run A:
==> flow/design.v (excerpt) <==
module lcd_top(
  input clk,
  input rst,
  input PS2_CLK,
  input PS2_DATA,
  output [7:4] DB,
  output LCD_E,
  output LCD_RS,
  output LCD_RW,
  output [7:0] LED
  );
Size in the first run: about 1900 cells after synthesis, ~540 flip-flops, ~19 I/O pins.
Settings: LEC_CHECK=0, CAP_MARGIN=20, CORE_ASPECT_RATIO=0.99, CORE_MARGIN=2, CORE_UTILIZATION=40, CTS_CLUSTER_DIAMETER=116, GPL_ROUTABILITY_DRIVEN=0, SLEW_MARGIN=20; clock period 20.0 ns.
run.sh (not shown) runs the stock make flow with config.mk's settings and CLKGATE_MAP_FILE=.
Run A did not stop at any stage, and its layout met the timing, design-rule and antenna checks.
The inputs of run B differ from those of run A as listed below.
- SETUP_SLACK_MARGIN newly set to 3.59
- CTS_CLUSTER_SIZE newly set to 16
- MIN_ROUTING_LAYER newly set to met2
- ABC_AREA newly set to 1
- HOLD_SLACK_MARGIN newly set to 0.09
- CORE_UTILIZATION changed from 40 to 62
- PLACE_DENSITY_LB_ADDON newly set to 0.08
- MAX_ROUTING_LAYER newly set to met4
- CELL_PAD_IN_SITES_DETAIL_PLACEMENT newly set to 1
- CAP_MARGIN changed from 20 to 30
- SLEW_MARGIN changed from 20 to 0
- TNS_END_PERCENT newly set to 45
- GPL_TIMING_DRIVEN newly set to 0
- As the logs show, run B stopped at global routing after a tool error, so it never reached the end of the flow.
- Diff run B and run A: multiplexer fraction of the synthesized cell area lower in run B
- Run A fits on a die that is larger than the die of run B.
- Lower Yosys chip area among run B and run A: run A
- Number of cells in the yosys synthesis report ends up higher on run B.
What run C does differently from run B at the input level:
- clearing HOLD_SLACK_MARGIN, which used to be 0.09
- clearing CTS_CLUSTER_SIZE, which used to be 16
- clearing MIN_ROUTING_LAYER, which used to be met2
- clearing ABC_AREA, which used to be 1
- clearing MAX_ROUTING_LAYER, which used to be met4
- swapping 62 for 40 in CORE_UTILIZATION
- clearing GPL_ROUTABILITY_DRIVEN, which used to be 0
- clearing PLACE_DENSITY_LB_ADDON, which used to be 0.08
- swapping 0 for 20 in SLEW_MARGIN
- clearing TNS_END_PERCENT, which used to be 45
- clearing GPL_TIMING_DRIVEN, which used to be 0
- swapping 30 for 20 in CAP_MARGIN
- clearing SETUP_SLACK_MARGIN, which used to be 3.59
- clearing CELL_PAD_IN_SITES_DETAIL_PLACEMENT, which used to be 1
- clearing CORE_ASPECT_RATIO, which used to be 0.99
- clearing CTS_CLUSTER_DIAMETER, which used to be 116
--- outcome ---
Run B and run C: one clean run, run C; the rest did not finish clean.
The log for run B ends in global routing with error GRT-0116, so the run never completed.
From run B to run C, deepest level of the CTS H-tree did not move at all.
Measured against each other, run B and run C differ in XOR/XNOR share of the synthesized area, the higher figure coming from run C.
Run C: post-synthesis chip area from yosys about 6% below run B
What run D does differently from run C at the input level:
- setting GPL_ROUTABILITY_DRIVEN to 0 for the first time
- setting CTS_CLUSTER_DIAMETER to 116 for the first time
- setting GPL_TIMING_DRIVEN to 0 for the first time
- setting CORE_ASPECT_RATIO to 0.99 for the first time
- setting ABC_AREA to 1 for the first time
- changing CORE_UTILIZATION from 40 to 62
Instance count on the critical path for run D: 4 up relative to run C
Per the comparison of run D with run C, wire length increased by about 23% relative to the old numbers; total power draw decreased by 2.5% relative to the old numbers.
Delta (run D minus run C): clock share of power went down 2.1 points, area of the chip decreased about 30%.
[compare] base=run C new=run D: setup slack of the critical path after layout decreased 0.42 ns; global-route usage picked up an extra 14 points; global-route met3 utilization up 1.0 points; non-clock buffer count went up; footprint of the multi-input gates up 520 um^2.
Between run D and run C, the total area of sequential cells does not differ in any meaningful way.

========
## build 35
lcd_top again, from the RTL that the note above started with.
Settings: LEC_CHECK=0, ABC_AREA=1, CAP_MARGIN=20, CORE_MARGIN=2, CORE_UTILIZATION=72, CTS_CLUSTER_DIAMETER=329, GPL_TIMING_DRIVEN=1, PLACE_DENSITY_LB_ADDON=0.03, SETUP_SLACK_MARGIN=2.02, SLEW_MARGIN=20; clock period 8.85 ns.
## Diff of input files: build 16 against build 35
--- a/flow/config.mk
+++ b/flow/config.mk
@@ -8 +7,0 @@
-export ABC_AREA = 1
@@ -11,5 +10 @@
-export CORE_UTILIZATION = 72
-export CTS_CLUSTER_DIAMETER = 329
-export GPL_TIMING_DRIVEN = 1
-export PLACE_DENSITY_LB_ADDON = 0.03
-export SETUP_SLACK_MARGIN = 2.02
+export CORE_UTILIZATION = 66
==> flow/constraint.sdc <==
create_clock -name core_clock -period 12.3 [get_ports {clk}]
set_input_delay 2.4600 -clock core_clock [delete_from_list [all_inputs] [get_ports {clk}]]
set_output_delay 2.4600 -clock core_clock [all_outputs]
set_load 0.01 [all_outputs]
Relative to build 35, switching power total has decreased by 32% in build 16. Diff build 35 -> build 16: length of routed met2 wiring fell about 32%, count of vias placed by the detailed router moved down. Diff build 35 -> build 16 | setup slack | increase of 1050 ps. The global-route usage in build 16 sits 7.6 points below the value recorded for build 35. | critical path depth | build 16 vs build 35 | 5 lower |. Comparing build 35 against build 16, there is no change at all in count of cells along the worst hold path. Relative to build 35, the number of setup buffers added after CTS of build 16 is lower by 19. Build 35 -> build 16: worst slack on hold paths flat.
The inputs of build 96 differ from those of build 16 as listed below.
--- a/flow/config.mk
+++ b/flow/config.mk
@@ -10 +10,2 @@
-export CORE_UTILIZATION = 66
+export CORE_UTILIZATION = 70
+export CTS_CLUSTER_SIZE = 17
==> flow/constraint.sdc <==
create_clock -name core_clock -period 8.39 [get_ports {clk}]
set_input_delay 1.6780 -clock core_clock [delete_from_list [all_inputs] [get_ports {clk}]]
set_output_delay 1.6780 -clock core_clock [all_outputs]
set_load 0.01 [all_outputs]
Findings:
- Build 96 vs build 16 — non-clock buffer count climbed by more than half
- Between build 96 and build 16, it is build 96 whose logic share of the area is lower, by 0.25 points.
- Die area | build 96 < build 16
- Taking build 16 as the reference, in build 96 Yosys chip area saw little to no change, share of power burned in registers shrank by 1.6 points, global-route usage climbed 4.9 points, final cell count went down.
- Compare build 16 and build 96 | clock power higher: build 96
Relative to build 96, the following input files were edited for build 69:
--- a/flow/config.mk
+++ b/flow/config.mk
@@ -10,2 +10,2 @@
-export CORE_UTILIZATION = 70
-export CTS_CLUSTER_SIZE = 17
+export CORE_UTILIZATION = 66
+export CTS_CLUSTER_DIAMETER = 204
==> flow/constraint.sdc <==
create_clock -name core_clock -period 8.52 [get_ports {clk}]
set_input_delay 1.7040 -clock core_clock [delete_from_list [all_inputs] [get_ports {clk}]]
set_output_delay 1.7040 -clock core_clock [all_outputs]
set_load 0.01 [all_outputs]
==> comparison <==
Build 69 vs. build 96: buffering stage count on the worst path with inverters included essentially unchanged; final cell count without fillers increased 45.
Sort build 69 and build 96 by overall power asc -> top: build 69
Wire length of the first global-routing pass was higher in the run labelled build 96.
Input changes introduced in build 58 (baseline for comparison: build 69):
--- a/flow/config.mk
+++ b/flow/config.mk
@@ -10,2 +10 @@
-export CORE_UTILIZATION = 66
-export CTS_CLUSTER_DIAMETER = 204
+export CORE_UTILIZATION = 40
==> flow/constraint.sdc <==
create_clock -name core_clock -period 14.7 [get_ports {clk}]
set_input_delay 2.9400 -clock core_clock [delete_from_list [all_inputs] [get_ports {clk}]]
set_output_delay 2.9400 -clock core_clock [all_outputs]
set_load 0.01 [all_outputs]
[summary]
Build 58 vs. build 69: async set-or-reset flop fraction in the synthesized netlist did not really move, number of iterations in the first detailed-routing pass went up.
Compared with build 69, build 58 shows a higher via count of the first global-routing pass.
Via count: lower on build 58
diff inputs: build 58 => build 50
--- a/flow/config.mk
+++ b/flow/config.mk
@@ -10 +10,2 @@
-export CORE_UTILIZATION = 40
+export CORE_UTILIZATION = 70
+export SETUP_SLACK_MARGIN = 2.18
==> flow/constraint.sdc <==
create_clock -name core_clock -period 12.9 [get_ports {clk}]
set_input_delay 2.5800 -clock core_clock [delete_from_list [all_inputs] [get_ports {clk}]]
set_output_delay 2.5800 -clock core_clock [all_outputs]
set_load 0.01 [all_outputs]
==> comparison <==
Changes observed in build 50 relative to build 58: worst hold-check slack grew by 5.4 ps, layout sequential cell count roughly the same. Build 50: total length of routed wires about 10% above build 58. [compare] base=build 58 new=build 50: area used by sequential logic in the layout flat; clock network fraction of total power fell by 0.6 points; number of non-clock buffers in the layout went down 23%. Starting utilization of the core area: build 50 vs build 58 up 30 points. | routed length on met2 | lower: build 58 |. Compared to build 58, build 50 has via count of the routed design about 8% higher.
Power and IR drop assume default switching activity.
